## BreakoutControl
module BreakoutControl(clk_50, strt, rst, L, R, tick, color, pix_x, pix_y, ball_x, ball_y, pad_x, bricks, win, lose);
Size: about 2,000 cells after synthesis, roughly 240 flip-flops, roughly 74 I/O pins.
export LEC_CHECK = 0
export CAP_MARGIN = 20
export CORE_MARGIN = 2
export CORE_UTILIZATION = 72
export CTS_CLUSTER_DIAMETER = 30
export CTS_CLUSTER_SIZE = 26
export SLEW_MARGIN = 20
create_clock -name core_clock -period 3.4 [get_ports {clk_50}]
run.sh (not shown) runs the stock make flow with config.mk's settings and CLKGATE_MAP_FILE=.
The baseline ran to the end with violations: setup timing.
Next try:
- CORE_UTILIZATION: 72 -> 59
- CTS_CLUSTER_DIAMETER: 30 -> unset
- CTS_CLUSTER_SIZE: 26 -> unset
- clock period: 3.4 -> 5.02 ns (I/O delays scaled with it)
The new run ran to the end with no violations.
Wire length shrinks by a quarter to a third.
Cell count shrinks by a few percent.
Worst hold slack improves by 0.37 ns.
Sequential power shrinks by a quarter to a third.
Register-to-register slack improves by 0.72 ns.
Cell area shrinks by roughly a tenth.
Synthesized area is unchanged.
Synthesized cell count does not change.
Clock-buffer cell count shrinks by 12.
Via count shrinks by about a fifth.
Next try:
- CORE_UTILIZATION: 59 -> 68
- clock period: 5.02 -> 6.76 ns (I/O delays scaled with it)
Setup slack gets better by 1.8 ns.
Sequential power shrinks by about a fifth.
Global-route usage increases by 4.7 points.
Critical path depth came out lower by 1.
Wire length falls by a few percent.
Total power came out lower by a quarter to a third.
Count of clock-buffer cells in the layout fell by 4.
Hold slack gains 0.015 ns.
Combinational power shrinks by a quarter to a third.
Clock skew rose by 0.015 ns.
Cell area drops slightly.

========
## sierra
Starting RTL as in the previous note.
Settings: LEC_CHECK=0, ABC_AREA=1, CAP_MARGIN=25, CORE_MARGIN=6, CORE_UTILIZATION=28, CTS_CLUSTER_DIAMETER=203, HOLD_SLACK_MARGIN=0.06, MIN_ROUTING_LAYER=met1, PLACE_DENSITY=0.44, SLEW_MARGIN=30, TNS_END_PERCENT=40; clock period 7.15 ns.
sierra went all the way through synthesis, placement and routing and the layout is clean on timing, DRC and antenna.
> inputs changed (sierra -> cedar)
Settings: a change of CORE_MARGIN from 6 to 2; a deleted TNS_END_PERCENT that had been 40; a deleted MIN_ROUTING_LAYER that had been met1; a deleted PLACE_DENSITY that had been 0.44; a deleted HOLD_SLACK_MARGIN that had been 0.06; a deleted CTS_CLUSTER_DIAMETER that had been 203; a change of CORE_UTILIZATION from 28 to 64; a deleted ABC_AREA that had been 1; a change of SLEW_MARGIN from 30 to 20; a change of CAP_MARGIN from 25 to 20; a change of the clock period (ns, I/O delays scaled along) from 7.15 to 4.99.
Findings:
cedar closes out successfully: all stages finished, all timing, DRC and antenna checks passed.
Re width of the die: cedar and sierra aren't equal, and the lower value belongs to cedar.
On cedar: worst stage delay on the critical path is 580 ps lower than what sierra gave.
In cedar, global-route usage over all layers is higher than in sierra.
The lower post-route fraction of the period consumed by the critical path came out of sierra.
The sum of net half-perimeters after detailed placement of cedar falls short of that of sierra by 11000 um.
Re routed wire length: cedar is 20% down on sierra.
Taking sierra as 1.0, cedar lands at 0.806 on number of nets at floorplan.
Cell area | cedar vs sierra | cedar smaller
Post-detailed-route count of antenna-violating nets came out exactly the same in cedar and sierra.
Total power after layout (cedar over sierra): increase, about 40%
Share of synthesized cell area in and, or, nand and nor gates was higher in the run labelled sierra.
[inputs] harbor vs cedar
Settings: TNS_END_PERCENT: unset -> 30; ABC_AREA: unset -> 1; CORE_UTILIZATION: 64 -> 40; the clock period (ns, I/O delays scaled along): 4.99 -> 4.69.
[summary]
- Launch point of the worst path = ball.bally[1]: cedar; launch point of the worst path = ball.ballx[1]: harbor
- In harbor, depth of the critical timing path with buffers and inverters included is lower than in cedar.
- harbor gives more clock latency reported for the late side of the worst-skew pair than cedar did.
- Total chip power delta for harbor relative to cedar: about 5.5% higher
- Between cedar and harbor, the flow reports net count entering floorplan increasing by more than 10%.
- [harbor] number of tap cells inserted rose 259 relative to cedar
- Delta (harbor minus cedar): via count of the first global-routing pass climbed 1770, number of iterations in the first detailed-routing pass decreased 2, fraction of standard cell area that is sequential fell by 2.0 points.
Power is estimated from default activity; no workload was simulated.
